===== design/flow/design.v =====
module huffman(clk, reset, gray_valid, gray_data, CNT_valid, CNT1, CNT2, CNT3, CNT4, CNT5, CNT6,
    code_valid, HC1, HC2, HC3, HC4, HC5, HC6, M1, M2, M3, M4, M5, M6);
input clk;
input reset;
input gray_valid;
input [7:0] gray_data;
output CNT_valid;
output [7:0] CNT1, CNT2, CNT3, CNT4, CNT5, CNT6;
output code_valid;
output [7:0] HC1, HC2, HC3, HC4, HC5, HC6;
output [7:0] M1, M2, M3, M4, M5, M6;
parameter Wait = 0;
parameter GetData = 1;
parameter Bubble = 2;
parameter Calculate = 3;
parameter Reorder = 4;
parameter Done = 5;
reg [2:0] state;
reg [7:0] gray_data_ [1:6];    
reg [5:0] group_ [1:6];        
reg [7:0] huffman_code [1:6];
reg [7:0] Mi_ [1:6];
reg [6:0] data_count;
reg [2:0] x, y;                
reg [2:0] last;                
reg [2:0] z;                   
reg finishGetData, finish;
assign CNT1 = gray_data_[1];
assign CNT2 = gray_data_[2];
assign CNT3 = gray_data_[3];
assign CNT4 = gray_data_[4];
assign CNT5 = gray_data_[5];
assign CNT6 = gray_data_[6];
assign CNT_valid = finishGetData;
assign HC1 = huffman_code[1];
assign HC2 = huffman_code[2];
assign HC3 = huffman_code[3];
assign HC4 = huffman_code[4];
assign HC5 = huffman_code[5];
assign HC6 = huffman_code[6];
assign M1 = Mi_[1];
assign M2 = Mi_[2];
assign M3 = Mi_[3];
assign M4 = Mi_[4];
assign M5 = Mi_[5];
assign M6 = Mi_[6];
assign code_valid = finish;
wire [7:0] upper_w = gray_data_[last - 3'd1];
wire [7:0] lower_w = gray_data_[last];
wire [5:0] upper_g = group_[last - 3'd1];
wire [5:0] lower_g = group_[last];
integer i;
always@(posedge clk)begin
  finishGetData <= 1'b0;
  finish <= 1'b0;
  if(reset)begin
	state <= Wait;
	data_count <= 7'd0;
	x <= 3'd1;
	y <= 3'd1;
	z <= 3'd1;
	last <= 3'd6;
	for(i = 1;i < 7;i = i + 1)begin
		gray_data_[i] <= 8'd0;
		group_[i] <= 6'd1 << (i - 1);
		Mi_[i] <= 8'd0;
		huffman_code[i] <= 8'd0;
	end
  end
  else begin
	case(state)
		Wait, GetData:begin
			if(gray_valid)begin
				state <= GetData;
				for(i = 1;i < 7;i = i + 1)
					if(gray_data == i)
						gray_data_[i] <= gray_data_[i] + 8'd1;
				data_count <= data_count + 7'd1;
				if(data_count == 7'd99)begin
					finishGetData <= 1'b1;
					state <= Bubble;
				end
			end
		end
		Bubble:begin
			if(gray_data_[x] < gray_data_[x + 3'd1])begin
				gray_data_[x] <= gray_data_[x + 3'd1];
				gray_data_[x + 3'd1] <= gray_data_[x];
				group_[x] <= group_[x + 3'd1];
				group_[x + 3'd1] <= group_[x];
			end
			if((x + y) < 6)
				x <= x + 3'd1;
			else begin
				x <= 3'd1;
				if(y == 3'd5)
					state <= Calculate;
				else
					y <= y + 3'd1;
			end
		end
		Calculate:begin
			for(i = 1;i < 7;i = i + 1)begin
				if(lower_g[i - 1])begin
					huffman_code[i] <= huffman_code[i] | (Mi_[i] + 8'd1);
					Mi_[i] <= {Mi_[i][6:0], 1'b1};
				end
				if(upper_g[i - 1])
					Mi_[i] <= {Mi_[i][6:0], 1'b1};
			end
			gray_data_[last - 3'd1] <= upper_w + lower_w;
			group_[last - 3'd1] <= upper_g | lower_g;
			last <= last - 3'd1;
			z <= last - 3'd1;
			if(last == 3'd2)begin
				finish <= 1'b1;
				state <= Done;
			end
			else
				state <= Reorder;
		end
		Reorder:begin
			if(z >= 3'd2 && gray_data_[z - 3'd1] < gray_data_[z])begin
				gray_data_[z] <= gray_data_[z - 3'd1];
				gray_data_[z - 3'd1] <= gray_data_[z];
				group_[z] <= group_[z - 3'd1];
				group_[z - 3'd1] <= group_[z];
				z <= z - 3'd1;
			end
			else
				state <= Calculate;
		end
		default:
			state <= Done;
	endcase
  end
end
endmodule

===== design/flow/run.sh =====
#!/bin/bash
# the make line also repeats each setting of config.mk as NAME=value (left out here)
make -C /OpenROAD-flow-scripts/flow DESIGN_CONFIG=/design/flow/config.mk WORK_HOME=/design/flow/orfs CLKGATE_MAP_FILE= finish

===== design/flow/config.mk =====
export PLATFORM = sky130hd
export DESIGN_NAME = huffman
export DESIGN_NICKNAME = huffman
export VERILOG_FILES = /design/flow/design.v
export SDC_FILE = /design/flow/constraint.sdc
export NUM_CORES = 4
export LEC_CHECK = 0
export CAP_MARGIN = 20
export CORE_MARGIN = 2
export CORE_UTILIZATION = 65
export CTS_CLUSTER_DIAMETER = 29
export CTS_CLUSTER_SIZE = 72
export SETUP_SLACK_MARGIN = 0.67
export SLEW_MARGIN = 20
export TNS_END_PERCENT = 55

===== design/flow/constraint.sdc =====
create_clock -name core_clock -period 5.24 [get_ports {clk}]
set_input_delay 1.0480 -clock core_clock [delete_from_list [all_inputs] [get_ports {clk}]]
set_output_delay 1.0480 -clock core_clock [all_outputs]
set_load 0.01 [all_outputs]

==> results of run 1 <==
-- what timing repair did --
item / CTS
endpoints found under the setup margin: 224
gates resized: 118
buffers inserted: 34
pin swaps: 43
gates cloned: 1
-- metrics by stage --
step / utilization / setup TNS, ns
detailed placement: 0.7922 / -54.64
floorplan: - / -31.52
CTS: 0.8958 / 0
global placement: 0.7922 / -30.87
==> report_table.html, run 1 <==
<p>Metrics extracted from the flow reports.</p>
<table>
<tr><th>Metric</th><th>Value</th></tr>
<tr><th colspan="2">Yosys</th></tr>
<tr><td>Async set-reset flop share out of synthesis</td><td>0</td></tr>
<tr><td>Syn Std Cell Area</td><td>0.01602 sq mm</td></tr>
<tr><td>And+or+nand+nor area frac</td><td>0.1414</td></tr>
<tr><td>Number of warning messages in the yosys log</td><td>3</td></tr>
<tr><td>Biggest combinational cell group after synthesis</td><td>multiplexers</td></tr>
<tr><td>Yosys stat area</td><td>0.01602 sq mm</td></tr>
<tr><td>Post-Synth XOR/XNOR Area</td><td>0.05030</td></tr>
<tr><td>Cell total in the yosys stat output</td><td>1,563</td></tr>
<tr><td>Syn avg cell area</td><td>10.25 sq um</td></tr>
<tr><td>Top post-synthesis cells by area</td><td>edfxtp_1 (21%), dfxtp_1 (16%), mux4_2 (11%), mux2i_1 (5.4%), nor2_1 (4.3%)</td></tr>
<tr><td>Most frequent cell after synthesis</td><td>nor2_1</td></tr>
<tr><td>Commonest cells in the netlist</td><td>nor2_1 (182), dfxtp_1 (128), nand2_1 (125)</td></tr>
<tr><td>Synth area leader</td><td>edfxtp_1</td></tr>
<tr><td>Post-synthesis cell type count</td><td>79</td></tr>
<tr><td>Post-synthesis sequential area ratio</td><td>0.3699</td></tr>
<tr><td>Area share of and-or/or-and cells after synthesis</td><td>0.1553</td></tr>
<tr><td>Gate count after technology mapping</td><td>1,563</td></tr>
<tr><td>EDFF count, synth</td><td>112</td></tr>
<tr><td>Main flop type after synthesis</td><td>dfxtp_1</td></tr>
<tr><td>Multiplexer share of the synthesized area</td><td>0.2113</td></tr>
<tr><td>Synthesized-area fraction occupied by adder cells</td><td>0.03686</td></tr>
<tr><td>Syn nets</td><td>1,620</td></tr>
<tr><td>Flip-flop and latch count after synthesis</td><td>240</td></tr>
<tr><td>Top cell area share</td><td>0.2099</td></tr>
<tr><th colspan="2">Outcome</th></tr>
<tr><td>Run status</td><td>aborted with a tool error</td></tr>
<tr><td>Terminating stage of the flow</td><td>5_1_grt</td></tr>
<tr><th colspan="2">CTS</th></tr>
<tr><td>Total number of H-tree levels</td><td>2</td></tr>
<tr><td>Clk root buf</td><td>clkbuf_16</td></tr>
<tr><td>Hold-fix buffers, CTS</td><td>0</td></tr>
<tr><td>Number of buffers on the longest clock path</td><td>3</td></tr>
<tr><td>Sink count of the clock tree</td><td>240</td></tr>
<tr><td>Number of buffers created by CTS</td><td>47</td></tr>
<tr><th colspan="2">Floorplan</th></tr>
<tr><td>Placeable Area</td><td>0.02425 sq mm</td></tr>
<tr><td>Die Area</td><td>0.02592 sq mm</td></tr>
<tr><td>Vertical die size</td><td>161.0 microns</td></tr>
<tr><td>Standard-cell rows</td><td>57</td></tr>
<tr><td>Pre-Place Util</td><td>0.6607</td></tr>
<tr><td>Horizontal die dimension</td><td>161.0 microns</td></tr>
<tr><td>Number of top-level design ports</td><td>157</td></tr>
<tr><th colspan="2">Place</th></tr>
<tr><td>Final GP Congestion</td><td>1.044</td></tr>
<tr><td>Area of placed instances</td><td>0.01921 sq mm</td></tr>
<tr><td>Post-placement cell count</td><td>2,125</td></tr>
<tr><td>Post-placement worst setup slack</td><td>-0.6605 ns</td></tr>
<tr><td>Placed wire-length estimate after detailed placement</td><td>39,090 microns</td></tr>
<tr><td>Count of buffers from port buffering</td><td>156</td></tr>
</table>
==> inputs of run 2 (changes only) <==
CORE_UTILIZATION = 69   (was 65)
CTS_CLUSTER_DIAMETER = 30   (was 29)
CTS_CLUSTER_SIZE = 37   (was 72)
HOLD_SLACK_MARGIN = -0.09   (was not set)
SETUP_SLACK_MARGIN = -0.3   (was 0.67)
TNS_END_PERCENT = 60   (was 55)
clock period = 4.6 ns   (was 5.24 ns; I/O delays follow)
==> run 2 against run 1 <==
  * The flow again stops in 5_1_grt
  * Synthesized cell count unchanged
  * Area after synthesis is the same
  * Die area decreased by 5.7%
==> report_table.html, run 2 <==
<p>Metrics extracted from the flow reports.</p>
<table>
<tr><th>Metric</th><th>Value</th></tr>
<tr><th colspan="2">Global route</th></tr>
<tr><td>Overall track demand over capacity in global routing</td><td>0.8125</td></tr>
<tr><td>Total global routing overflow</td><td>165</td></tr>
<tr><th colspan="2">Place</th></tr>
<tr><td>Area of placed instances</td><td>0.01978 sq mm (was 0.01921 sq mm)</td></tr>
<tr><td>Post-placement worst setup slack</td><td>-1.139 ns (was -0.6605 ns)</td></tr>
<tr><td>Placed wire-length estimate after detailed placement</td><td>44,460 microns (was 39,090 microns)</td></tr>
<tr><td>Count of buffers from port buffering</td><td>156 (unchanged)</td></tr>
<tr><td>Final GP Congestion</td><td>1.020 (was 1.044)</td></tr>
<tr><th colspan="2">Yosys</th></tr>
<tr><td>Yosys stat area</td><td>0.01602 sq mm (unchanged)</td></tr>
<tr><td>Commonest cells in the netlist</td><td>nor2_1 (182), dfxtp_1 (128), nand2_1 (125) (unchanged)</td></tr>
<tr><td>Syn avg cell area</td><td>10.25 sq um (unchanged)</td></tr>
<tr><td>EDFF count, synth</td><td>112 (unchanged)</td></tr>
<tr><td>Most frequent cell after synthesis</td><td>nor2_1 (unchanged)</td></tr>
<tr><td>Syn nets</td><td>1,620 (unchanged)</td></tr>
<tr><td>Area share of and-or/or-and cells after synthesis</td><td>0.1553 (unchanged)</td></tr>
<tr><td>Main flop type after synthesis</td><td>dfxtp_1 (unchanged)</td></tr>
<tr><td>Async set-reset flop share out of synthesis</td><td>0 (unchanged)</td></tr>
<tr><td>Post-synthesis sequential area ratio</td><td>0.3699 (unchanged)</td></tr>
<tr><td>Top post-synthesis cells by area</td><td>edfxtp_1 (21%), dfxtp_1 (16%), mux4_2 (11%), mux2i_1 (5.4%), nor2_1 (4.3%) (unchanged)</td></tr>
<tr><td>Gate count after technology mapping</td><td>1,563 (unchanged)</td></tr>
<tr><td>Flip-flop and latch count after synthesis</td><td>240 (unchanged)</td></tr>
<tr><td>Synth area leader</td><td>edfxtp_1 (unchanged)</td></tr>
<tr><td>Syn Std Cell Area</td><td>0.01602 sq mm (unchanged)</td></tr>
<tr><td>And+or+nand+nor area frac</td><td>0.1414 (unchanged)</td></tr>
<tr><td>Multiplexer share of the synthesized area</td><td>0.2113 (unchanged)</td></tr>
<tr><td>Biggest combinational cell group after synthesis</td><td>multiplexers (unchanged)</td></tr>
<tr><td>Post-synthesis cell type count</td><td>79 (unchanged)</td></tr>
<tr><td>Synthesized-area fraction occupied by adder cells</td><td>0.03686 (unchanged)</td></tr>
<tr><td>Number of warning messages in the yosys log</td><td>3 (unchanged)</td></tr>
<tr><td>Top cell area share</td><td>0.2099 (unchanged)</td></tr>
<tr><td>Cell total in the yosys stat output</td><td>1,563 (unchanged)</td></tr>
<tr><td>Post-Synth XOR/XNOR Area</td><td>0.05030 (unchanged)</td></tr>
<tr><th colspan="2">CTS</th></tr>
<tr><td>Number of buffers on the longest clock path</td><td>3 (unchanged)</td></tr>
<tr><td>Sink count of the clock tree</td><td>240 (unchanged)</td></tr>
<tr><td>Clk root buf</td><td>clkbuf_16 (unchanged)</td></tr>
<tr><td>Number of buffers created by CTS</td><td>46 (was 47)</td></tr>
<tr><td>Hold-fix buffers, CTS</td><td>0 (unchanged)</td></tr>
<tr><td>Total number of H-tree levels</td><td>2 (unchanged)</td></tr>
<tr><th colspan="2">Floorplan</th></tr>
<tr><td>Vertical die size</td><td>156.4 microns (was 161.0 microns)</td></tr>
<tr><td>Horizontal die dimension</td><td>156.4 microns (was 161.0 microns)</td></tr>
<tr><td>Placeable Area</td><td>0.02271 sq mm (was 0.02425 sq mm)</td></tr>
<tr><td>Number of top-level design ports</td><td>157 (unchanged)</td></tr>
<tr><td>Die Area</td><td>0.02445 sq mm (was 0.02592 sq mm)</td></tr>
<tr><td>Pre-Place Util</td><td>0.7055 (was 0.6607)</td></tr>
<tr><td>Standard-cell rows</td><td>55 (was 57)</td></tr>
<tr><th colspan="2">Outcome</th></tr>
<tr><td>Error message</td><td>[ERROR GRT-0116] Global routing finished with congestion. Check the congestion regions in the DRC Viewer.</td></tr>
<tr><td>Terminating stage of the flow</td><td>5_1_grt (unchanged)</td></tr>
<tr><td>Run status</td><td>aborted with a tool error (unchanged)</td></tr>
</table>
run 2: what timing repair did:
item | CTS
buffers inserted | 17
cloned | 1
pin swaps | 24
setup endpoints to repair | 149
resized | 69
run 2: routing by layer:
metal | track usage | overflow
met3 | 0.6741 | 2
met2 | 0.9601 | 85
met5 | 0.2940 | 0
met4 | 0.8419 | 77
met1 | 0.8087 | 1
run 2: stage by stage:
step	hold slack (ns)	utilization	cells
after CTS	0.4676	0.9587	2261
after detailed placement	0.4590	0.8712	2164
after global placement	0.4456	0.8712	2164
after floorplan	0.4444	-	1563
==> inputs of run 3 (changes only) <==
CAP_MARGIN = 25   (was 20)
CORE_MARGIN = 10   (was 2)
CORE_UTILIZATION = 41   (was 69)
CTS_CLUSTER_DIAMETER = not set   (was 30)
CTS_CLUSTER_SIZE = 45   (was 37)
GPL_TIMING_DRIVEN = 1   (was not set)
HOLD_SLACK_MARGIN = not set   (was -0.09)
MIN_ROUTING_LAYER = met2   (was not set)
PLACE_DENSITY_LB_ADDON = 0.25   (was not set)
SETUP_SLACK_MARGIN = not set   (was -0.3)
SLEW_MARGIN = 40   (was 20)
TNS_END_PERCENT = not set   (was 60)
clock period = 3.76 ns   (was 4.6 ns; I/O delays follow)
==> run 3 against run 2 <==
  * Now fails the layout checks on setup timing
  * Area after synthesis unchanged
  * Synthesized cell count stayed put
  * Die area is 94% higher
==> report_table.html, run 3 <==
<h3>Flow metrics</h3>
<table>
<tr><th>Metric</th><th>Value</th></tr>
<tr><th colspan="2">Setup path</th></tr>
<tr><td>Required time of the critical path</td><td>4.08 ns</td></tr>
<tr><td>Cells on worst reg2reg path</td><td>19</td></tr>
<tr><td>Type of the worst setup path</td><td>flip-flop to flip-flop</td></tr>
<tr><td>Library cell contributing the largest single delay on the critical path</td><td>mux4_2</td></tr>
<tr><td>Largest incremental delay on the critical path</td><td>0.51 ns</td></tr>
<tr><td>Crit Path Max Fanout</td><td>8</td></tr>
<tr><td>Critical register-to-register path startpoint</td><td>state[5]</td></tr>
<tr><td>R2r setup slk</td><td>-1.13 ns</td></tr>
<tr><td>Cell with the most instances on the worst path</td><td>buf_6</td></tr>
<tr><td>CP delay by family, top</td><td>multiplexers</td></tr>
<tr><td>Critical Path Start Type</td><td>flip-flop</td></tr>
<tr><td>Capturing point of the worst reg2reg path</td><td>group_[0][1]</td></tr>
<tr><td>Total stage count of the critical path</td><td>19</td></tr>
<tr><td>End of the critical path</td><td>group_[0][1]</td></tr>
<tr><td>Worst Setup SP</td><td>state[5]</td></tr>
<tr><td>Combined buffer and inverter count along the critical path</td><td>5</td></tr>
<tr><td>Ordered cell list for the critical path</td><td>nor2b_4 &gt; mux2i_4 &gt; buf_6 &gt; buf_6 &gt; mux4_2 &gt; nand2_2 &gt; nand2_2 &gt; ha_4 &gt; or2_4 &gt; a221oi_4 &gt; o41a_1 &gt; buf_6 &gt; or2_4 &gt; mux2i_4 &gt; buf_12 &gt; buf_12 &gt; mux4_2 &gt; mux2_4 &gt; mux2_4</td></tr>
<tr><td>Crit path arrival time</td><td>5.21 ns</td></tr>
<tr><td>Endpoint type of the worst setup path</td><td>flip-flop</td></tr>
<tr><th colspan="2">Yosys</th></tr>
<tr><td>Area share of and-or/or-and cells after synthesis</td><td>0.1553 (unchanged)</td></tr>
<tr><td>Syn avg cell area</td><td>10.25 sq um (unchanged)</td></tr>
<tr><td>Cell total in the yosys stat output</td><td>1,563 (unchanged)</td></tr>
<tr><td>Main flop type after synthesis</td><td>dfxtp_1 (unchanged)</td></tr>
<tr><td>Biggest combinational cell group after synthesis</td><td>multiplexers (unchanged)</td></tr>
<tr><td>Multiplexer share of the synthesized area</td><td>0.2113 (unchanged)</td></tr>
<tr><td>Async set-reset flop share out of synthesis</td><td>0 (unchanged)</td></tr>
<tr><td>EDFF count, synth</td><td>112 (unchanged)</td></tr>
<tr><td>Yosys stat area</td><td>0.01602 sq mm (unchanged)</td></tr>
<tr><td>Flip-flop and latch count after synthesis</td><td>240 (unchanged)</td></tr>
<tr><td>Most frequent cell after synthesis</td><td>nor2_1 (unchanged)</td></tr>
<tr><td>Gate count after technology mapping</td><td>1,563 (unchanged)</td></tr>
<tr><td>Post-synthesis sequential area ratio</td><td>0.3699 (unchanged)</td></tr>
<tr><td>Syn Std Cell Area</td><td>0.01602 sq mm (unchanged)</td></tr>
<tr><td>Synth area leader</td><td>edfxtp_1 (unchanged)</td></tr>
<tr><td>Commonest cells in the netlist</td><td>nor2_1 (182), dfxtp_1 (128), nand2_1 (125) (unchanged)</td></tr>
<tr><td>And+or+nand+nor area frac</td><td>0.1414 (unchanged)</td></tr>
<tr><td>Post-synthesis cell type count</td><td>79 (unchanged)</td></tr>
<tr><td>Syn nets</td><td>1,620 (unchanged)</td></tr>
<tr><td>Synthesized-area fraction occupied by adder cells</td><td>0.03686 (unchanged)</td></tr>
<tr><td>Number of warning messages in the yosys log</td><td>3 (unchanged)</td></tr>
<tr><td>Top cell area share</td><td>0.2099 (unchanged)</td></tr>
<tr><td>Top post-synthesis cells by area</td><td>edfxtp_1 (21%), dfxtp_1 (16%), mux4_2 (11%), mux2i_1 (5.4%), nor2_1 (4.3%) (unchanged)</td></tr>
<tr><td>Post-Synth XOR/XNOR Area</td><td>0.05030 (unchanged)</td></tr>
<tr><th colspan="2">CTS</th></tr>
<tr><td>Clk root buf</td><td>clkbuf_16 (unchanged)</td></tr>
<tr><td>Number of buffers on the longest clock path</td><td>3 (unchanged)</td></tr>
<tr><td>Reg clk slew, reported paths</td><td>0.06 ns</td></tr>
<tr><td>Clk Latency, worst-skew pair</td><td>0.58 ns</td></tr>
<tr><td>Number of buffers created by CTS</td><td>28 (was 46)</td></tr>
<tr><td>Hold-fix buffers, CTS</td><td>0 (unchanged)</td></tr>
<tr><td>Sink count of the clock tree</td><td>240 (unchanged)</td></tr>
<tr><td>Total number of H-tree levels</td><td>1 (was 2)</td></tr>
<tr><td>CTS tree</td><td>built</td></tr>
<tr><th colspan="2">Power and ir drop</th></tr>
<tr><td>Switching part of the total power</td><td>0.2533</td></tr>
<tr><td>Maximum resistive drop on vdd</td><td>333.6 uV</td></tr>
<tr><td>Power dissipated in combinational cells</td><td>575 uW</td></tr>
<tr><td>Seq group</td><td>2820 uW</td></tr>
<tr><td>PD cells</td><td>250.0 mW/mm^2</td></tr>
<tr><td>Combinational Power Share</td><td>0.096</td></tr>
<tr><td>Net Sw Power</td><td>1523 uW</td></tr>
<tr><td>Sequential power share</td><td>0.470</td></tr>
<tr><td>Clk pwr share</td><td>0.435</td></tr>
<tr><td>P_clk</td><td>2610 uW</td></tr>
<tr><td>Leakage dissipation</td><td>0.009766 uW</td></tr>
<tr><td>Leading power group</td><td>sequential cells</td></tr>
<tr><td>Power Internal</td><td>4490 uW</td></tr>
<tr><th colspan="2">Global route</th></tr>
<tr><td>Number of global-route vias before repair</td><td>23,213</td></tr>
<tr><td>Total global routing overflow</td><td>0</td></tr>
<tr><td>Overall track demand over capacity in global routing</td><td>0.4341</td></tr>
<tr><td>Global-route wire length before repair</td><td>103,200 microns</td></tr>
<tr><td>Antenna violations before repair</td><td>0</td></tr>
<tr><td>Pin count of the biggest net entering global routing</td><td>74</td></tr>
<tr><th colspan="2">Place</th></tr>
<tr><td>Post-placement worst setup slack</td><td>-1.893 ns (was -1.139 ns)</td></tr>
<tr><td>Count of buffers from port buffering</td><td>156 (unchanged)</td></tr>
<tr><td>Final GP Congestion</td><td>1.054 (was 1.020)</td></tr>
<tr><td>Placed wire-length estimate after detailed placement</td><td>51,380 microns (was 44,460 microns)</td></tr>
<tr><th colspan="2">Detailed routing</th></tr>
<tr><td>Detail-routed via count per cell</td><td>7.972</td></tr>
<tr><td>Remaining routing DRC violations</td><td>0</td></tr>
<tr><td>Total Wirelength</td><td>70,720 microns</td></tr>
<tr><td>Number of search-and-repair iterations in the first detailed-routing pass</td><td>11</td></tr>
<tr><td>Via Count</td><td>21,254</td></tr>
<tr><td>Iteration-0 DRC count of the detailed router</td><td>4,320</td></tr>
<tr><td>Routed Antenna Nets</td><td>0</td></tr>
<tr><td>Mean routed wirelength per cell</td><td>26.53 microns</td></tr>
<tr><th colspan="2">Outcome</th></tr>
<tr><td>Run status</td><td>complete, but fails checks (was aborted with a tool error)</td></tr>
<tr><td>Checks that blocked a clean result</td><td>setup timing</td></tr>
<tr><th colspan="2">Final timing</th></tr>
<tr><td>Highest clock frequency the design can meet</td><td>204.4 MHz</td></tr>
<tr><td>Setup slack of the critical path after layout</td><td>-1.132 ns</td></tr>
<tr><td>RSZ-0062 raised after global routing</td><td>true</td></tr>
<tr><td>Setup-failing EPs final</td><td>231</td></tr>
<tr><td>Final critical-path required period</td><td>4.892 ns</td></tr>
<tr><td>Relative max-transition margin</td><td>0.4307</td></tr>
<tr><td>Fin. Hold Viols</td><td>0</td></tr>
<tr><td>Final setup skew</td><td>0.03318 ns</td></tr>
<tr><td>Pins over their slew limit</td><td>0</td></tr>
<tr><td>Final Cycle Share</td><td>1.301</td></tr>
<tr><td>Worst slew pin tran</td><td>0.8540 ns</td></tr>
<tr><th colspan="2">Floorplan</th></tr>
<tr><td>Number of top-level design ports</td><td>157 (unchanged)</td></tr>
<tr><td>Vertical die size</td><td>217.7 microns (was 156.4 microns)</td></tr>
<tr><td>Standard-cell rows</td><td>72 (was 55)</td></tr>
<tr><td>Pre-Place Util</td><td>0.4145 (was 0.7055)</td></tr>
<tr><td>Die Area</td><td>0.04738 sq mm (was 0.02445 sq mm)</td></tr>
<tr><td>Horizontal die dimension</td><td>217.7 microns (was 156.4 microns)</td></tr>
<tr><td>Placeable Area</td><td>0.03865 sq mm (was 0.02271 sq mm)</td></tr>
<tr><th colspan="2">Cells and area</th></tr>
<tr><td>Post-route core utilization</td><td>0.6223</td></tr>
<tr><td>Layout net count</td><td>2,178</td></tr>
<tr><td>Area growth from synthesis to final layout</td><td>50.13%</td></tr>
<tr><th colspan="2">Min path</th></tr>
<tr><td>Startpoint of the worst hold path</td><td>huffman_code[6][0]</td></tr>
<tr><td>Hold Path Sink</td><td>huffman_code[6][0]</td></tr>
<tr><td>Hold Path Cell Cnt</td><td>2</td></tr>
<tr><td>Min-Delay Path Class</td><td>flip-flop to flip-flop</td></tr>
<tr><th colspan="2">Run</th></tr>
<tr><td>Maximum capacitance violations</td><td>0</td></tr>
<tr><td>Number of warnings in the stage logs</td><td>39</td></tr>
</table>
[run 3: cell type report]
cell class	instances	area [sq um]
Antenna cell	9	22.52
Fill cell	3202	14600
Tap cell	518	648.1
Inverter	46	177.7
Clock inverter	8	48.80
Multi-Input combinational cell	1187	10710
Timing Repair Buffer	618	5715
Sequential cell	240	5934
Clock buffer	40	797.0
[run 3: routing by layer]
layer,global-route usage,routed length [microns],vias to the layer above
met3,0.5929,30340,800
met4,0.08460,5962,42
met2,0.4890,33200,6322
li1,-,-,6989
met1,-,0,7101
met5,0.2518,1210,-
[run 3: metrics by stage]
| step | setup TNS, ns | power (uW) | instance area (sq um) | instances | hold slack, ns |
|---|---|---|---|---|---|
| final | -177.17 | 6012 | 24050 | 2666 | 0.4631 |
| after global routing | -207.04 | 6129 | 24030 | 2657 | 0.4884 |
| after CTS | -174.68 | 5927 | 23510 | 2633 | 0.4691 |
| after detailed placement | -323.90 | 3345 | 21170 | 2525 | 0.4559 |
| after global placement | -324.79 | 3345 | 21170 | 2525 | 0.4495 |
| after floorplan | -284.29 | 3059 | 16210 | 1563 | 0.4444 |
[run 3: what timing repair did]
action	CTS	global route
endpoints found under the setup margin	231	231
pin swaps	61	41
gates resized	205	64
buffers inserted	63	25
cloned	2	2
==> inputs of run 4 (changes only) <==
ABC_AREA = 1   (was not set)
CAP_MARGIN = 20   (was 25)
CORE_MARGIN = 2   (was 10)
CORE_UTILIZATION = 40   (was 41)
CTS_CLUSTER_SIZE = not set   (was 45)
GPL_ROUTABILITY_DRIVEN = 0   (was not set)
GPL_TIMING_DRIVEN = not set   (was 1)
PLACE_DENSITY_LB_ADDON = not set   (was 0.25)
SETUP_SLACK_MARGIN = -0.13   (was not set)
SLEW_MARGIN = 20   (was 40)
clock period = 6.2 ns   (was 3.76 ns; I/O delays follow)
==> run 4 against run 3 <==
  * The run now fails in 5_1_grt
  * Die area is 7.1% lower
  * Synthesized cell count is 59% higher
  * Area after synthesis is 5.8% higher
==> report_table.html, run 4 <==
<p>Metrics extracted from the flow reports.</p>
<table>
<tr><th>Metric</th><th>Value</th></tr>
<tr><th colspan="2">Outcome</th></tr>
<tr><td>Run status</td><td>aborted with a tool error (was complete, but fails checks)</td></tr>
<tr><td>Terminating stage of the flow</td><td>5_1_grt</td></tr>
<tr><td>Error message</td><td>[ERROR GRT-0116] Global routing finished with congestion. Check the congestion regions in the DRC Viewer.</td></tr>
<tr><th colspan="2">Floorplan</th></tr>
<tr><td>Vertical die size</td><td>209.8 microns (was 217.7 microns)</td></tr>
<tr><td>Horizontal die dimension</td><td>209.8 microns (was 217.7 microns)</td></tr>
<tr><td>Standard-cell rows</td><td>75 (was 72)</td></tr>
<tr><td>Number of top-level design ports</td><td>157 (unchanged)</td></tr>
<tr><td>Pre-Place Util</td><td>0.4050 (was 0.4145)</td></tr>
<tr><td>Placeable Area</td><td>0.04185 sq mm (was 0.03865 sq mm)</td></tr>
<tr><td>Die Area</td><td>0.04403 sq mm (was 0.04738 sq mm)</td></tr>
<tr><th colspan="2">Yosys</th></tr>
<tr><td>EDFF count, synth</td><td>112 (unchanged)</td></tr>
<tr><td>Post-synthesis sequential area ratio</td><td>0.3496 (was 0.3699)</td></tr>
<tr><td>Area share of and-or/or-and cells after synthesis</td><td>0.2004 (was 0.1553)</td></tr>
<tr><td>Most frequent cell after synthesis</td><td>nand2_1 (was nor2_1)</td></tr>
<tr><td>Flip-flop and latch count after synthesis</td><td>240 (unchanged)</td></tr>
<tr><td>Synthesized-area fraction occupied by adder cells</td><td>0.03484 (was 0.03686)</td></tr>
<tr><td>Post-Synth XOR/XNOR Area</td><td>0.02680 (was 0.05030)</td></tr>
<tr><td>Async set-reset flop share out of synthesis</td><td>0 (unchanged)</td></tr>
<tr><td>Syn Std Cell Area</td><td>0.01695 sq mm (was 0.01602 sq mm)</td></tr>
<tr><td>Synth area leader</td><td>edfxtp_1 (unchanged)</td></tr>
<tr><td>Top cell area share</td><td>0.1984 (was 0.2099)</td></tr>
<tr><td>Yosys stat area</td><td>0.01695 sq mm (was 0.01602 sq mm)</td></tr>
<tr><td>Post-synthesis cell type count</td><td>49 (was 79)</td></tr>
<tr><td>And+or+nand+nor area frac</td><td>0.3009 (was 0.1414)</td></tr>
<tr><td>Number of warning messages in the yosys log</td><td>3 (unchanged)</td></tr>
<tr><td>Syn avg cell area</td><td>6.840 sq um (was 10.25 sq um)</td></tr>
<tr><td>Main flop type after synthesis</td><td>dfxtp_1 (unchanged)</td></tr>
<tr><td>Cell total in the yosys stat output</td><td>2,478 (was 1,563)</td></tr>
<tr><td>Gate count after technology mapping</td><td>2,478 (was 1,563)</td></tr>
<tr><td>Biggest combinational cell group after synthesis</td><td>simple AND/OR/NAND/NOR gates (was multiplexers)</td></tr>
<tr><td>Multiplexer share of the synthesized area</td><td>0 (was 0.2113)</td></tr>
<tr><td>Syn nets</td><td>2,535 (was 1,620)</td></tr>
<tr><td>Top post-synthesis cells by area</td><td>edfxtp_1 (20%), dfxtp_1 (15%), nand2_1 (14%), nand3_1 (7.9%), o21ai_0 (7.4%) (was edfxtp_1 (21%), dfxtp_1 (16%), mux4_2 (11%), mux2i_1 (5.4%), nor2_1 (4.3%))</td></tr>
<tr><td>Commonest cells in the netlist</td><td>nand2_1 (619), nand3_1 (267), o21ai_0 (249) (was nor2_1 (182), dfxtp_1 (128), nand2_1 (125))</td></tr>
<tr><th colspan="2">Place</th></tr>
<tr><td>Post-placement cell count</td><td>3,088 (was 2,525)</td></tr>
<tr><td>Post-placement worst setup slack</td><td>-0.02668 ns (was -1.893 ns)</td></tr>
<tr><td>Area of placed instances</td><td>0.01889 sq mm (was 0.02117 sq mm)</td></tr>
<tr><td>Placed wire-length estimate after detailed placement</td><td>48,700 microns (was 51,380 microns)</td></tr>
<tr><td>Count of buffers from port buffering</td><td>156 (unchanged)</td></tr>
<tr><th colspan="2">CTS</th></tr>
<tr><td>Sink count of the clock tree</td><td>240 (unchanged)</td></tr>
<tr><td>Setup Buffers After CTS</td><td>0 (was 63)</td></tr>
<tr><td>Number of buffers created by CTS</td><td>27 (was 28)</td></tr>
<tr><td>Number of instances resized during post-cts repair</td><td>0 (was 205)</td></tr>
<tr><td>Hold-fix buffers, CTS</td><td>0 (unchanged)</td></tr>
<tr><td>Clk root buf</td><td>clkbuf_16 (unchanged)</td></tr>
<tr><td>Total number of H-tree levels</td><td>1 (unchanged)</td></tr>
<tr><td>Number of buffers on the longest clock path</td><td>3 (unchanged)</td></tr>
<tr><th colspan="2">Global route</th></tr>
<tr><td>Total global routing overflow</td><td>4</td></tr>
<tr><td>Overall track demand over capacity in global routing</td><td>0.5077</td></tr>
</table>
[run 4: through the flow]
stage / utilization / power (uW) / hold WS [ns] / TNS, ns
after floorplan: - / 1848 / 0.4359 / 0
after global placement: 0.4513 / 1953 / 0.4398 / 0
after CTS: 0.4710 / 3475 / 0.4664 / 0
after detailed placement: 0.4513 / 1954 / 0.4564 / -0.02668
[run 4: metal layers]
layer  GRT overflow  global-route usage
met5              0              0.3248
met4              1              0.2477
met1              -                   -
met2              0              0.5312
met3              3              0.6608
==> inputs of run 5 (changes only) <==
CORE_UTILIZATION = 72   (was 40)
CTS_CLUSTER_DIAMETER = 202   (was not set)
CTS_CLUSTER_SIZE = 51   (was not set)
GPL_ROUTABILITY_DRIVEN = not set   (was 0)
MIN_ROUTING_LAYER = not set   (was met2)
PLACE_DENSITY = 0.65   (was not set)
SETUP_SLACK_MARGIN = 0.3   (was -0.13)
clock period = 2.99 ns   (was 6.2 ns; I/O delays follow)
==> run 5 against run 4 <==
  * The flow stops in 4_1_cts
  * Die area down 44%
  * Synthesized cell count unchanged
  * Area after synthesis unchanged
==> report_table.html, run 5 <==
<p>Metrics extracted from the flow reports.</p>
<table>
<tr><th>Metric</th><th>Value</th></tr>
<tr><th colspan="2">Outcome</th></tr>
<tr><td>Run status</td><td>aborted with a tool error (unchanged)</td></tr>
<tr><td>Terminating stage of the flow</td><td>4_1_cts (was 5_1_grt)</td></tr>
<tr><td>Error message</td><td>[ERROR DPL-0038] Utilization greater than 100%, impossible to legalize (was [ERROR GRT-0116] Global routing finished with congestion. Check the congestion regions in the DRC Viewer.)</td></tr>
<tr><th colspan="2">Yosys</th></tr>
<tr><td>Multiplexer share of the synthesized area</td><td>0 (unchanged)</td></tr>
<tr><td>Post-synthesis sequential area ratio</td><td>0.3496 (unchanged)</td></tr>
<tr><td>EDFF count, synth</td><td>112 (unchanged)</td></tr>
<tr><td>Syn Std Cell Area</td><td>0.01695 sq mm (unchanged)</td></tr>
<tr><td>Area share of and-or/or-and cells after synthesis</td><td>0.2004 (unchanged)</td></tr>
<tr><td>Commonest cells in the netlist</td><td>nand2_1 (619), nand3_1 (267), o21ai_0 (249) (unchanged)</td></tr>
<tr><td>Top post-synthesis cells by area</td><td>edfxtp_1 (20%), dfxtp_1 (15%), nand2_1 (14%), nand3_1 (7.9%), o21ai_0 (7.4%) (unchanged)</td></tr>
<tr><td>Syn nets</td><td>2,535 (unchanged)</td></tr>
<tr><td>Cell total in the yosys stat output</td><td>2,478 (unchanged)</td></tr>
<tr><td>Flip-flop and latch count after synthesis</td><td>240 (unchanged)</td></tr>
<tr><td>Post-synthesis cell type count</td><td>49 (unchanged)</td></tr>
<tr><td>Async set-reset flop share out of synthesis</td><td>0 (unchanged)</td></tr>
<tr><td>Number of warning messages in the yosys log</td><td>3 (unchanged)</td></tr>
<tr><td>Yosys stat area</td><td>0.01695 sq mm (unchanged)</td></tr>
<tr><td>Post-Synth XOR/XNOR Area</td><td>0.02680 (unchanged)</td></tr>
<tr><td>Top cell area share</td><td>0.1984 (unchanged)</td></tr>
<tr><td>Main flop type after synthesis</td><td>dfxtp_1 (unchanged)</td></tr>
<tr><td>Synth area leader</td><td>edfxtp_1 (unchanged)</td></tr>
<tr><td>Syn avg cell area</td><td>6.840 sq um (unchanged)</td></tr>
<tr><td>Biggest combinational cell group after synthesis</td><td>simple AND/OR/NAND/NOR gates (unchanged)</td></tr>
<tr><td>And+or+nand+nor area frac</td><td>0.3009 (unchanged)</td></tr>
<tr><td>Gate count after technology mapping</td><td>2,478 (unchanged)</td></tr>
<tr><td>Most frequent cell after synthesis</td><td>nand2_1 (unchanged)</td></tr>
<tr><td>Synthesized-area fraction occupied by adder cells</td><td>0.03484 (unchanged)</td></tr>
<tr><th colspan="2">Floorplan</th></tr>
<tr><td>Pre-Place Util</td><td>0.7286 (was 0.4050)</td></tr>
<tr><td>Die Area</td><td>0.02478 sq mm (was 0.04403 sq mm)</td></tr>
<tr><td>Number of top-level design ports</td><td>157 (unchanged)</td></tr>
<tr><td>Vertical die size</td><td>157.4 microns (was 209.8 microns)</td></tr>
<tr><td>Horizontal die dimension</td><td>157.4 microns (was 209.8 microns)</td></tr>
<tr><td>Placeable Area</td><td>0.02326 sq mm (was 0.04185 sq mm)</td></tr>
<tr><td>Standard-cell rows</td><td>56 (was 75)</td></tr>
<tr><th colspan="2">Place</th></tr>
<tr><td>Post-placement cell count</td><td>3,199 (was 3,088)</td></tr>
<tr><td>Placed wire-length estimate after detailed placement</td><td>58,290 microns (was 48,700 microns)</td></tr>
<tr><td>Area of placed instances</td><td>0.02175 sq mm (was 0.01889 sq mm)</td></tr>
<tr><td>Count of buffers from port buffering</td><td>156 (unchanged)</td></tr>
<tr><td>Final GP Congestion</td><td>1.125</td></tr>
</table>
[run 5: stage by stage]
stage / setup slack (ns) / utilization
2_1_floorplan: -0.9773 / -
3_3_place_gp: -1.271 / 0.9348
3_5_place_dp: -1.590 / 0.9348
==> inputs of run 6 (changes only) <==
CAP_MARGIN = 0   (was 20)
CTS_CLUSTER_DIAMETER = 360   (was 202)
SETUP_SLACK_MARGIN = not set   (was 0.3)
==> run 6 against run 5 <==
  * The run again fails in 4_1_cts
  * Area after synthesis stayed put
  * Synthesized cell count stayed put
  * Die area stayed put
==> report_table.html, run 6 <==
<p>Metrics extracted from the flow reports.</p>
<table>
<tr><th>Metric</th><th>Value</th></tr>
<tr><th colspan="2">Outcome</th></tr>
<tr><td>Run status</td><td>aborted with a tool error (unchanged)</td></tr>
<tr><td>Terminating stage of the flow</td><td>4_1_cts (unchanged)</td></tr>
<tr><td>Error message</td><td>[ERROR DPL-0038] Utilization greater than 100%, impossible to legalize (unchanged)</td></tr>
<tr><th colspan="2">Place</th></tr>
<tr><td>Count of buffers from port buffering</td><td>156 (unchanged)</td></tr>
<tr><td>Placed wire-length estimate after detailed placement</td><td>58,290 microns (unchanged)</td></tr>
<tr><td>Final GP Congestion</td><td>1.125 (unchanged)</td></tr>
<tr><td>Post-placement cell count</td><td>3,199 (unchanged)</td></tr>
<tr><th colspan="2">Yosys</th></tr>
<tr><td>Cell total in the yosys stat output</td><td>2,478 (unchanged)</td></tr>
<tr><td>Syn avg cell area</td><td>6.840 sq um (unchanged)</td></tr>
<tr><td>Synth area leader</td><td>edfxtp_1 (unchanged)</td></tr>
<tr><td>Post-synthesis cell type count</td><td>49 (unchanged)</td></tr>
<tr><td>Top cell area share</td><td>0.1984 (unchanged)</td></tr>
<tr><td>Flip-flop and latch count after synthesis</td><td>240 (unchanged)</td></tr>
<tr><td>Post-Synth XOR/XNOR Area</td><td>0.02680 (unchanged)</td></tr>
<tr><td>Main flop type after synthesis</td><td>dfxtp_1 (unchanged)</td></tr>
<tr><td>Post-synthesis sequential area ratio</td><td>0.3496 (unchanged)</td></tr>
<tr><td>Commonest cells in the netlist</td><td>nand2_1 (619), nand3_1 (267), o21ai_0 (249) (unchanged)</td></tr>
<tr><td>Synthesized-area fraction occupied by adder cells</td><td>0.03484 (unchanged)</td></tr>
<tr><td>Async set-reset flop share out of synthesis</td><td>0 (unchanged)</td></tr>
<tr><td>Area share of and-or/or-and cells after synthesis</td><td>0.2004 (unchanged)</td></tr>
<tr><td>Syn Std Cell Area</td><td>0.01695 sq mm (unchanged)</td></tr>
<tr><td>Biggest combinational cell group after synthesis</td><td>simple AND/OR/NAND/NOR gates (unchanged)</td></tr>
<tr><td>Syn nets</td><td>2,535 (unchanged)</td></tr>
<tr><td>Number of warning messages in the yosys log</td><td>3 (unchanged)</td></tr>
<tr><td>Most frequent cell after synthesis</td><td>nand2_1 (unchanged)</td></tr>
<tr><td>Multiplexer share of the synthesized area</td><td>0 (unchanged)</td></tr>
<tr><td>Top post-synthesis cells by area</td><td>edfxtp_1 (20%), dfxtp_1 (15%), nand2_1 (14%), nand3_1 (7.9%), o21ai_0 (7.4%) (unchanged)</td></tr>
<tr><td>And+or+nand+nor area frac</td><td>0.3009 (unchanged)</td></tr>
<tr><td>EDFF count, synth</td><td>112 (unchanged)</td></tr>
<tr><td>Gate count after technology mapping</td><td>2,478 (unchanged)</td></tr>
<tr><td>Yosys stat area</td><td>0.01695 sq mm (unchanged)</td></tr>
<tr><th colspan="2">Floorplan</th></tr>
<tr><td>Vertical die size</td><td>157.4 microns (unchanged)</td></tr>
<tr><td>Die Area</td><td>0.02478 sq mm (unchanged)</td></tr>
<tr><td>Pre-Place Util</td><td>0.7286 (unchanged)</td></tr>
<tr><td>Number of top-level design ports</td><td>157 (unchanged)</td></tr>
<tr><td>Horizontal die dimension</td><td>157.4 microns (unchanged)</td></tr>
<tr><td>Standard-cell rows</td><td>56 (unchanged)</td></tr>
<tr><td>Placeable Area</td><td>0.02326 sq mm (unchanged)</td></tr>
</table>
run 6: per-stage QoR:
| step | setup TNS (ns) | util | setup WS (ns) | power, uW | cell area [sq um] |
|---|---|---|---|---|---|
| detailed placement | -307.48 | 0.9348 | -1.590 | 4216 | 21750 |
| floorplan | -190.11 | - | -0.9773 | 3840 | 17490 |
| global placement | -256.31 | 0.9348 | -1.271 | 4167 | 21750 |
==> inputs of run 7 (changes only) <==
ABC_AREA = not set   (was 1)
CAP_MARGIN = 20   (was 0)
CORE_UTILIZATION = 65   (was 72)
CTS_CLUSTER_DIAMETER = 42   (was 360)
CTS_CLUSTER_SIZE = not set   (was 51)
PLACE_DENSITY = not set   (was 0.65)
SETUP_SLACK_MARGIN = 0.67   (was not set)
clock period = 3.62 ns   (was 2.99 ns; I/O delays follow)
==> run 7 against run 6 <==
  * The flow stops in 5_1_grt
  * Synthesized cell count down 37%
  * Die area up 4.6%
  * Area after synthesis down 5.5%
==> report_table.html, run 7 <==
<p>Metrics extracted from the flow reports.</p>
<table>
<tr><th>Metric</th><th>Value</th></tr>
<tr><th colspan="2">Yosys</th></tr>
<tr><td>Commonest cells in the netlist</td><td>nor2_1 (182), dfxtp_1 (128), nand2_1 (125) (was nand2_1 (619), nand3_1 (267), o21ai_0 (249))</td></tr>
<tr><td>EDFF count, synth</td><td>112 (unchanged)</td></tr>
<tr><td>Area share of and-or/or-and cells after synthesis</td><td>0.1553 (was 0.2004)</td></tr>
<tr><td>Syn avg cell area</td><td>10.25 sq um (was 6.840 sq um)</td></tr>
<tr><td>And+or+nand+nor area frac</td><td>0.1414 (was 0.3009)</td></tr>
<tr><td>Yosys stat area</td><td>0.01602 sq mm (was 0.01695 sq mm)</td></tr>
<tr><td>Most frequent cell after synthesis</td><td>nor2_1 (was nand2_1)</td></tr>
<tr><td>Post-synthesis sequential area ratio</td><td>0.3699 (was 0.3496)</td></tr>
<tr><td>Biggest combinational cell group after synthesis</td><td>multiplexers (was simple AND/OR/NAND/NOR gates)</td></tr>
<tr><td>Flip-flop and latch count after synthesis</td><td>240 (unchanged)</td></tr>
<tr><td>Top cell area share</td><td>0.2099 (was 0.1984)</td></tr>
<tr><td>Async set-reset flop share out of synthesis</td><td>0 (unchanged)</td></tr>
<tr><td>Main flop type after synthesis</td><td>dfxtp_1 (unchanged)</td></tr>
<tr><td>Synth area leader</td><td>edfxtp_1 (unchanged)</td></tr>
<tr><td>Cell total in the yosys stat output</td><td>1,563 (was 2,478)</td></tr>
<tr><td>Syn nets</td><td>1,620 (was 2,535)</td></tr>
<tr><td>Multiplexer share of the synthesized area</td><td>0.2113 (was 0)</td></tr>
<tr><td>Top post-synthesis cells by area</td><td>edfxtp_1 (21%), dfxtp_1 (16%), mux4_2 (11%), mux2i_1 (5.4%), nor2_1 (4.3%) (was edfxtp_1 (20%), dfxtp_1 (15%), nand2_1 (14%), nand3_1 (7.9%), o21ai_0 (7.4%))</td></tr>
<tr><td>Gate count after technology mapping</td><td>1,563 (was 2,478)</td></tr>
<tr><td>Syn Std Cell Area</td><td>0.01602 sq mm (was 0.01695 sq mm)</td></tr>
<tr><td>Number of warning messages in the yosys log</td><td>3 (unchanged)</td></tr>
<tr><td>Post-Synth XOR/XNOR Area</td><td>0.05030 (was 0.02680)</td></tr>
<tr><td>Synthesized-area fraction occupied by adder cells</td><td>0.03686 (was 0.03484)</td></tr>
<tr><td>Post-synthesis cell type count</td><td>79 (was 49)</td></tr>
<tr><th colspan="2">Global route</th></tr>
<tr><td>Total global routing overflow</td><td>402</td></tr>
<tr><td>Overall track demand over capacity in global routing</td><td>0.8754</td></tr>
<tr><th colspan="2">Floorplan</th></tr>
<tr><td>Die Area</td><td>0.02592 sq mm (was 0.02478 sq mm)</td></tr>
<tr><td>Placeable Area</td><td>0.02425 sq mm (was 0.02326 sq mm)</td></tr>
<tr><td>Horizontal die dimension</td><td>161.0 microns (was 157.4 microns)</td></tr>
<tr><td>Number of top-level design ports</td><td>157 (unchanged)</td></tr>
<tr><td>Standard-cell rows</td><td>57 (was 56)</td></tr>
<tr><td>Vertical die size</td><td>161.0 microns (was 157.4 microns)</td></tr>
<tr><td>Pre-Place Util</td><td>0.6607 (was 0.7286)</td></tr>
<tr><th colspan="2">CTS</th></tr>
<tr><td>Number of buffers on the longest clock path</td><td>3</td></tr>
<tr><td>Number of buffers created by CTS</td><td>31</td></tr>
<tr><td>Clk root buf</td><td>clkbuf_16</td></tr>
<tr><td>Hold-fix buffers, CTS</td><td>0</td></tr>
<tr><td>Total number of H-tree levels</td><td>1</td></tr>
<tr><td>Sink count of the clock tree</td><td>240</td></tr>
<tr><th colspan="2">Outcome</th></tr>
<tr><td>Error message</td><td>[ERROR GRT-0232] Routing congestion too high. Check the congestion heatmap in the GUI. (was [ERROR DPL-0038] Utilization greater than 100%, impossible to legalize)</td></tr>
<tr><td>Terminating stage of the flow</td><td>5_1_grt (was 4_1_cts)</td></tr>
<tr><td>Run status</td><td>aborted with a tool error (unchanged)</td></tr>
<tr><th colspan="2">Place</th></tr>
<tr><td>Final GP Congestion</td><td>1.021 (was 1.125)</td></tr>
<tr><td>Placed wire-length estimate after detailed placement</td><td>44,870 microns (was 58,290 microns)</td></tr>
<tr><td>Count of buffers from port buffering</td><td>156 (unchanged)</td></tr>
</table>
-- run 7: through the flow --
stage               cell area (sq um)  instances  power, uW  hold WS [ns]  worst slack [ns]
floorplan                       16210       1563       3177        0.4444            -1.783
global placement                20690       2308       3425        0.4469            -1.556
detailed placement              20690       2308       3444        0.4575            -1.701
CTS                             22720       2401       6573        0.4739            -1.208
-- run 7: layer usage --
metal  GRT usage  GRT overflow
met1      0.8574            13
met2       1.006           221
met3      0.7607            10
met4      0.9083           156
met5      0.5019             2
-- run 7: repair_timing --
action,CTS
gates resized,131
pin swaps,38
buffers inserted,34
endpoints found under the setup margin,239
cloned,2
==> inputs of run 8 (changes only) <==
CAP_MARGIN = 35   (was 20)
CELL_PAD_IN_SITES_DETAIL_PLACEMENT = 0   (was not set)
CELL_PAD_IN_SITES_GLOBAL_PLACEMENT = 0   (was not set)
CORE_UTILIZATION = 71   (was 65)
CTS_CLUSTER_DIAMETER = 114   (was 42)
CTS_CLUSTER_SIZE = 45   (was not set)
GPL_TIMING_DRIVEN = 1   (was not set)
PLACE_DENSITY = 0.61   (was not set)
SETUP_SLACK_MARGIN = not set   (was 0.67)
SLEW_MARGIN = 10   (was 20)
TNS_END_PERCENT = 60   (was not set)
clock period = 4.48 ns   (was 3.62 ns; I/O delays follow)
==> run 8 against run 7 <==
  * The flow again stops in 5_1_grt
  * Synthesized cell count unchanged
  * Die area decreased by 8.2%
  * Area after synthesis unchanged
==> report_table.html, run 8 <==
<p>Metrics extracted from the flow reports.</p>
<table>
<tr><th>Metric</th><th>Value</th></tr>
<tr><th colspan="2">Outcome</th></tr>
<tr><td>Run status</td><td>aborted with a tool error (unchanged)</td></tr>
<tr><td>Terminating stage of the flow</td><td>5_1_grt (unchanged)</td></tr>
<tr><td>Error message</td><td>[ERROR GRT-0116] Global routing finished with congestion. Check the congestion regions in the DRC Viewer. (was [ERROR GRT-0232] Routing congestion too high. Check the congestion heatmap in the GUI.)</td></tr>
<tr><th colspan="2">Yosys</th></tr>
<tr><td>Synthesized-area fraction occupied by adder cells</td><td>0.03686 (unchanged)</td></tr>
<tr><td>Cell total in the yosys stat output</td><td>1,563 (unchanged)</td></tr>
<tr><td>Main flop type after synthesis</td><td>dfxtp_1 (unchanged)</td></tr>
<tr><td>Syn nets</td><td>1,620 (unchanged)</td></tr>
<tr><td>Yosys stat area</td><td>0.01602 sq mm (unchanged)</td></tr>
<tr><td>Synth area leader</td><td>edfxtp_1 (unchanged)</td></tr>
<tr><td>Most frequent cell after synthesis</td><td>nor2_1 (unchanged)</td></tr>
<tr><td>Top post-synthesis cells by area</td><td>edfxtp_1 (21%), dfxtp_1 (16%), mux4_2 (11%), mux2i_1 (5.4%), nor2_1 (4.3%) (unchanged)</td></tr>
<tr><td>Post-Synth XOR/XNOR Area</td><td>0.05030 (unchanged)</td></tr>
<tr><td>Commonest cells in the netlist</td><td>nor2_1 (182), dfxtp_1 (128), nand2_1 (125) (unchanged)</td></tr>
<tr><td>Top cell area share</td><td>0.2099 (unchanged)</td></tr>
<tr><td>EDFF count, synth</td><td>112 (unchanged)</td></tr>
<tr><td>Syn Std Cell Area</td><td>0.01602 sq mm (unchanged)</td></tr>
<tr><td>Biggest combinational cell group after synthesis</td><td>multiplexers (unchanged)</td></tr>
<tr><td>Flip-flop and latch count after synthesis</td><td>240 (unchanged)</td></tr>
<tr><td>Gate count after technology mapping</td><td>1,563 (unchanged)</td></tr>
<tr><td>Async set-reset flop share out of synthesis</td><td>0 (unchanged)</td></tr>
<tr><td>And+or+nand+nor area frac</td><td>0.1414 (unchanged)</td></tr>
<tr><td>Post-synthesis cell type count</td><td>79 (unchanged)</td></tr>
<tr><td>Area share of and-or/or-and cells after synthesis</td><td>0.1553 (unchanged)</td></tr>
<tr><td>Syn avg cell area</td><td>10.25 sq um (unchanged)</td></tr>
<tr><td>Multiplexer share of the synthesized area</td><td>0.2113 (unchanged)</td></tr>
<tr><td>Post-synthesis sequential area ratio</td><td>0.3699 (unchanged)</td></tr>
<tr><td>Number of warning messages in the yosys log</td><td>3 (unchanged)</td></tr>
<tr><th colspan="2">CTS</th></tr>
<tr><td>Number of buffers created by CTS</td><td>9 (was 31)</td></tr>
<tr><td>Clk root buf</td><td>clkbuf_16 (unchanged)</td></tr>
<tr><td>Total number of H-tree levels</td><td>1 (unchanged)</td></tr>
<tr><td>Hold-fix buffers, CTS</td><td>0 (unchanged)</td></tr>
<tr><td>Sink count of the clock tree</td><td>240 (unchanged)</td></tr>
<tr><td>Number of buffers on the longest clock path</td><td>3 (unchanged)</td></tr>
<tr><th colspan="2">Place</th></tr>
<tr><td>Count of buffers from port buffering</td><td>156 (unchanged)</td></tr>
<tr><td>Post-placement worst setup slack</td><td>-1.136 ns (was -1.701 ns)</td></tr>
<tr><td>Final GP Congestion</td><td>1.060 (was 1.021)</td></tr>
<tr><td>Placed wire-length estimate after detailed placement</td><td>44,050 microns (was 44,870 microns)</td></tr>
<tr><th colspan="2">Global route</th></tr>
<tr><td>Overall track demand over capacity in global routing</td><td>0.7518</td></tr>
<tr><td>Total global routing overflow</td><td>6</td></tr>
<tr><th colspan="2">Floorplan</th></tr>
<tr><td>Placeable Area</td><td>0.02196 sq mm (was 0.02425 sq mm)</td></tr>
<tr><td>Vertical die size</td><td>154.2 microns (was 161.0 microns)</td></tr>
<tr><td>Horizontal die dimension</td><td>154.2 microns (was 161.0 microns)</td></tr>
<tr><td>Die Area</td><td>0.02378 sq mm (was 0.02592 sq mm)</td></tr>
<tr><td>Standard-cell rows</td><td>54 (was 57)</td></tr>
<tr><td>Pre-Place Util</td><td>0.7296 (was 0.6607)</td></tr>
<tr><td>Number of top-level design ports</td><td>157 (unchanged)</td></tr>
</table>
run 8: repair_timing:
item / CTS
buffers inserted: 24
pin swaps: 23
resized: 86
cloned: 1
endpoints found under the setup margin: 224
run 8: per-layer routing:
metal | global-route usage | GRT overflow
met1 | 0.7595 | 0
met4 | 0.7339 | 3
met2 | 0.9347 | 1
met3 | 0.5772 | 2
met5 | 0.2692 | 0
run 8: stage by stage:
step	setup TNS (ns)	std cells	instance area, sq um	power (uW)	utilization
after floorplan	-153.76	1563	16190	2567	-
after global placement	-118.98	2187	20000	2734	0.9108
after detailed placement	-149.98	2188	20010	2756	0.9112
after CTS	-29.63	2226	20940	3806	0.9536
==> inputs of run 9 (changes only) <==
CAP_MARGIN = 20   (was 35)
CELL_PAD_IN_SITES_DETAIL_PLACEMENT = not set   (was 0)
CELL_PAD_IN_SITES_GLOBAL_PLACEMENT = 3   (was 0)
CORE_MARGIN = 8   (was 2)
CORE_UTILIZATION = 40   (was 71)
CTS_CLUSTER_DIAMETER = 210   (was 114)
CTS_CLUSTER_SIZE = not set   (was 45)
GPL_ROUTABILITY_DRIVEN = 0   (was not set)
GPL_TIMING_DRIVEN = not set   (was 1)
HOLD_SLACK_MARGIN = -0.04   (was not set)
PLACE_DENSITY = not set   (was 0.61)
SLEW_MARGIN = 40   (was 10)
TNS_END_PERCENT = not set   (was 60)
clock period = 6.2 ns   (was 4.48 ns; I/O delays follow)
==> run 9 against run 8 <==
  * The run now finishes clean
  * Die area grew 96%
  * Area after synthesis is the same
  * Synthesized cell count is the same
==> report_table.html, run 9 <==
<h3>Flow metrics</h3>
<table>
<tr><th>Metric</th><th>Value</th></tr>
<tr><th colspan="2">CTS</th></tr>
<tr><td>Clk root buf</td><td>clkbuf_16 (unchanged)</td></tr>
<tr><td>Number of instances resized during post-cts repair</td><td>0 (was 86)</td></tr>
<tr><td>CTS tree</td><td>built</td></tr>
<tr><td>Clk Latency, worst-skew pair</td><td>0.57 ns</td></tr>
<tr><td>Hold-fix buffers, CTS</td><td>0 (unchanged)</td></tr>
<tr><td>Sink count of the clock tree</td><td>240 (unchanged)</td></tr>
<tr><td>Total number of H-tree levels</td><td>1 (unchanged)</td></tr>
<tr><td>Setup Buffers After CTS</td><td>0 (was 24)</td></tr>
<tr><td>Reg clk slew, reported paths</td><td>0.06 ns</td></tr>
<tr><td>Number of buffers created by CTS</td><td>28 (was 9)</td></tr>
<tr><td>Number of buffers on the longest clock path</td><td>3 (unchanged)</td></tr>
<tr><th colspan="2">Yosys</th></tr>
<tr><td>Commonest cells in the netlist</td><td>nor2_1 (182), dfxtp_1 (128), nand2_1 (125) (unchanged)</td></tr>
<tr><td>Number of warning messages in the yosys log</td><td>3 (unchanged)</td></tr>
<tr><td>Syn Std Cell Area</td><td>0.01602 sq mm (unchanged)</td></tr>
<tr><td>Post-Synth XOR/XNOR Area</td><td>0.05030 (unchanged)</td></tr>
<tr><td>Synthesized-area fraction occupied by adder cells</td><td>0.03686 (unchanged)</td></tr>
<tr><td>Post-synthesis sequential area ratio</td><td>0.3699 (unchanged)</td></tr>
<tr><td>EDFF count, synth</td><td>112 (unchanged)</td></tr>
<tr><td>Top post-synthesis cells by area</td><td>edfxtp_1 (21%), dfxtp_1 (16%), mux4_2 (11%), mux2i_1 (5.4%), nor2_1 (4.3%) (unchanged)</td></tr>
<tr><td>Syn avg cell area</td><td>10.25 sq um (unchanged)</td></tr>
<tr><td>Post-synthesis cell type count</td><td>79 (unchanged)</td></tr>
<tr><td>Most frequent cell after synthesis</td><td>nor2_1 (unchanged)</td></tr>
<tr><td>Main flop type after synthesis</td><td>dfxtp_1 (unchanged)</td></tr>
<tr><td>Synth area leader</td><td>edfxtp_1 (unchanged)</td></tr>
<tr><td>Area share of and-or/or-and cells after synthesis</td><td>0.1553 (unchanged)</td></tr>
<tr><td>Cell total in the yosys stat output</td><td>1,563 (unchanged)</td></tr>
<tr><td>Flip-flop and latch count after synthesis</td><td>240 (unchanged)</td></tr>
<tr><td>Syn nets</td><td>1,620 (unchanged)</td></tr>
<tr><td>And+or+nand+nor area frac</td><td>0.1414 (unchanged)</td></tr>
<tr><td>Biggest combinational cell group after synthesis</td><td>multiplexers (unchanged)</td></tr>
<tr><td>Yosys stat area</td><td>0.01602 sq mm (unchanged)</td></tr>
<tr><td>Async set-reset flop share out of synthesis</td><td>0 (unchanged)</td></tr>
<tr><td>Gate count after technology mapping</td><td>1,563 (unchanged)</td></tr>
<tr><td>Multiplexer share of the synthesized area</td><td>0.2113 (unchanged)</td></tr>
<tr><td>Top cell area share</td><td>0.2099 (unchanged)</td></tr>
<tr><th colspan="2">Place</th></tr>
<tr><td>Post-placement cell count</td><td>2,261 (was 2,188)</td></tr>
<tr><td>Placed wire-length estimate after detailed placement</td><td>43,680 microns (was 44,050 microns)</td></tr>
<tr><td>Count of buffers from port buffering</td><td>156 (unchanged)</td></tr>
<tr><th colspan="2">Final timing</th></tr>
<tr><td>Pins over their slew limit</td><td>0</td></tr>
<tr><td>Final setup skew</td><td>0.01631 ns</td></tr>
<tr><td>Setup-failing EPs final</td><td>0</td></tr>
<tr><td>Final critical-path required period</td><td>5.741 ns</td></tr>
<tr><td>Relative max-transition margin</td><td>0.3937</td></tr>
<tr><td>Worst slew pin tran</td><td>0.9067 ns</td></tr>
<tr><td>Setup TNS Final</td><td>0 ns</td></tr>
<tr><td>Highest clock frequency the design can meet</td><td>174.2 MHz</td></tr>
<tr><td>Fin. Hold Viols</td><td>0</td></tr>
<tr><td>Final Cycle Share</td><td>0.9259</td></tr>
<tr><td>RSZ-0062 raised after global routing</td><td>false</td></tr>
<tr><th colspan="2">Detailed routing</th></tr>
<tr><td>Iteration-0 DRC count of the detailed router</td><td>1,257</td></tr>
<tr><td>Remaining routing DRC violations</td><td>0</td></tr>
<tr><td>Mean routed wirelength per cell</td><td>24.67 microns</td></tr>
<tr><td>Routed Antenna Nets</td><td>0</td></tr>
<tr><td>Number of search-and-repair iterations in the first detailed-routing pass</td><td>5</td></tr>
<tr><td>Via Count</td><td>13,770</td></tr>
<tr><td>Total Wirelength</td><td>57,090 microns</td></tr>
<tr><td>Number of antenna diodes</td><td>0</td></tr>
<tr><td>Detail-routed via count per cell</td><td>5.951</td></tr>
<tr><th colspan="2">Global route</th></tr>
<tr><td>Number of global-route vias before repair</td><td>13,447</td></tr>
<tr><td>Overall track demand over capacity in global routing</td><td>0.2358</td></tr>
<tr><td>Total global routing overflow</td><td>0</td></tr>
<tr><td>Pin count of the biggest net entering global routing</td><td>68</td></tr>
<tr><td>Antenna violations before repair</td><td>0</td></tr>
<tr><td>Global-route wire length before repair</td><td>86,220 microns</td></tr>
<tr><th colspan="2">Cells and area</th></tr>
<tr><td>Layout net count</td><td>1,824</td></tr>
<tr><td>Area growth from synthesis to final layout</td><td>24.21%</td></tr>
<tr><td>Post-layout instance count excluding filler cells</td><td>2,314</td></tr>
<tr><th colspan="2">Run</th></tr>
<tr><td>Maximum capacitance violations</td><td>0</td></tr>
<tr><td>Number of warnings in the stage logs</td><td>38</td></tr>
<tr><th colspan="2">Setup path</th></tr>
<tr><td>Critical register-to-register path startpoint</td><td>z[1]</td></tr>
<tr><td>Library cell contributing the largest single delay on the critical path</td><td>a31oi_2</td></tr>
<tr><td>Ordered cell list for the critical path</td><td>inv_1 &gt; ha_1 &gt; xor2_1 &gt; buf_4 &gt; mux2_2 &gt; ha_1 &gt; a211oi_1 &gt; o211ai_1 &gt; or4_1 &gt; buf_4 &gt; a21o_2 &gt; and3_1 &gt; a31oi_2 &gt; buf_4 &gt; mux2_2</td></tr>
<tr><td>Largest incremental delay on the critical path</td><td>0.63 ns</td></tr>
<tr><td>Crit Path Max Fanout</td><td>23</td></tr>
<tr><td>Crit path arrival time</td><td>6.05 ns</td></tr>
<tr><td>Total stage count of the critical path</td><td>15</td></tr>
<tr><td>CP delay by family, top</td><td>AND-OR/OR-AND gates</td></tr>
<tr><td>Endpoint type of the worst setup path</td><td>flip-flop</td></tr>
<tr><td>Critical Path Start Type</td><td>flip-flop</td></tr>
<tr><td>Cells on worst reg2reg path</td><td>15</td></tr>
<tr><td>Required time of the critical path</td><td>6.51 ns</td></tr>
<tr><td>Type of the worst setup path</td><td>flip-flop to flip-flop</td></tr>
<tr><td>Capturing point of the worst reg2reg path</td><td>gray_data_[7][4]</td></tr>
<tr><td>Worst Setup SP</td><td>z[1]</td></tr>
<tr><td>End of the critical path</td><td>gray_data_[7][4]</td></tr>
<tr><td>R2r setup slk</td><td>0.46 ns</td></tr>
<tr><td>Cell with the most instances on the worst path</td><td>buf_4</td></tr>
<tr><td>Combined buffer and inverter count along the critical path</td><td>4</td></tr>
<tr><th colspan="2">Min path</th></tr>
<tr><td>Hold Path Cell Cnt</td><td>2</td></tr>
<tr><td>Min-Delay Path Class</td><td>flip-flop to flip-flop</td></tr>
<tr><td>Startpoint of the worst hold path</td><td>huffman_code[3][6]</td></tr>
<tr><td>Hold Path Sink</td><td>huffman_code[3][6]</td></tr>
<tr><th colspan="2">Power and ir drop</th></tr>
<tr><td>Leading power group</td><td>clock</td></tr>
<tr><td>Leakage dissipation</td><td>0.007669 uW</td></tr>
<tr><td>Maximum resistive drop on vdd</td><td>195.5 uV</td></tr>
<tr><td>Net Sw Power</td><td>868.2 uW</td></tr>
<tr><td>Power Internal</td><td>2953 uW</td></tr>
<tr><td>P_clk</td><td>1880 uW</td></tr>
<tr><td>Switching part of the total power</td><td>0.2272</td></tr>
<tr><td>PD cells</td><td>192.0 mW/mm^2</td></tr>
<tr><td>Combinational Power Share</td><td>0.056</td></tr>
<tr><td>Seq group</td><td>1720 uW</td></tr>
<tr><td>Power dissipated in combinational cells</td><td>214 uW</td></tr>
<tr><td>Sequential power share</td><td>0.451</td></tr>
<tr><td>Clk pwr share</td><td>0.493</td></tr>
<tr><th colspan="2">Floorplan</th></tr>
<tr><td>Standard-cell rows</td><td>73 (was 54)</td></tr>
<tr><td>Placeable Area</td><td>0.03964 sq mm (was 0.02196 sq mm)</td></tr>
<tr><td>Die Area</td><td>0.04671 sq mm (was 0.02378 sq mm)</td></tr>
<tr><td>Horizontal die dimension</td><td>216.1 microns (was 154.2 microns)</td></tr>
<tr><td>Pre-Place Util</td><td>0.4041 (was 0.7296)</td></tr>
<tr><td>Vertical die size</td><td>216.1 microns (was 154.2 microns)</td></tr>
<tr><td>Number of top-level design ports</td><td>157 (unchanged)</td></tr>
<tr><th colspan="2">Outcome</th></tr>
<tr><td>Run status</td><td>no timing/DRC/antenna violations (was aborted with a tool error)</td></tr>
</table>
## run 9: final cells by class
cell class / instances / area (sq um)
fill: 3677 / 19740
multi-input combinational: 1187 / 9624
sequential: 240 / 5927
timing repair buffer: 264 / 2480
clock buffer: 32 / 737.0
tap: 525 / 656.9
clock inverter: 20 / 301.5
inverter: 46 / 172.7
## run 9: through the flow
| step | power [uW] | setup slack, ns | hold slack (ns) | instance area, sq um | utilization |
|---|---|---|---|---|---|
| 6_report | 3821 | 0.4595 | 0.4637 | 19900 | 0.5020 |
| 5_1_grt | 3933 | 0.3335 | 0.4896 | 19900 | 0.5020 |
| 4_1_cts | 3850 | 0.5656 | 0.4677 | 19890 | 0.5017 |
| 3_5_place_dp | 1968 | 0.03102 | 0.4541 | 18850 | 0.4755 |
| 3_3_place_gp | 1967 | 0.04281 | 0.4475 | 18820 | 0.4747 |
| 2_1_floorplan | 1852 | 0.003776 | 0.4444 | 16070 | - |
## run 9: metal layers
metal / GRT usage / wire length [microns] / vias to the layer above
met5: 0 / 0 / -
met4: 0.07687 / 1809 / 0
met3: 0.04735 / 5016 / 97
met2: 0.3764 / 26090 / 629
met1: 0.3174 / 24170 / 6729
li1: - / - / 6315
No activity file was given, so power comes from the tool's default toggle rates.
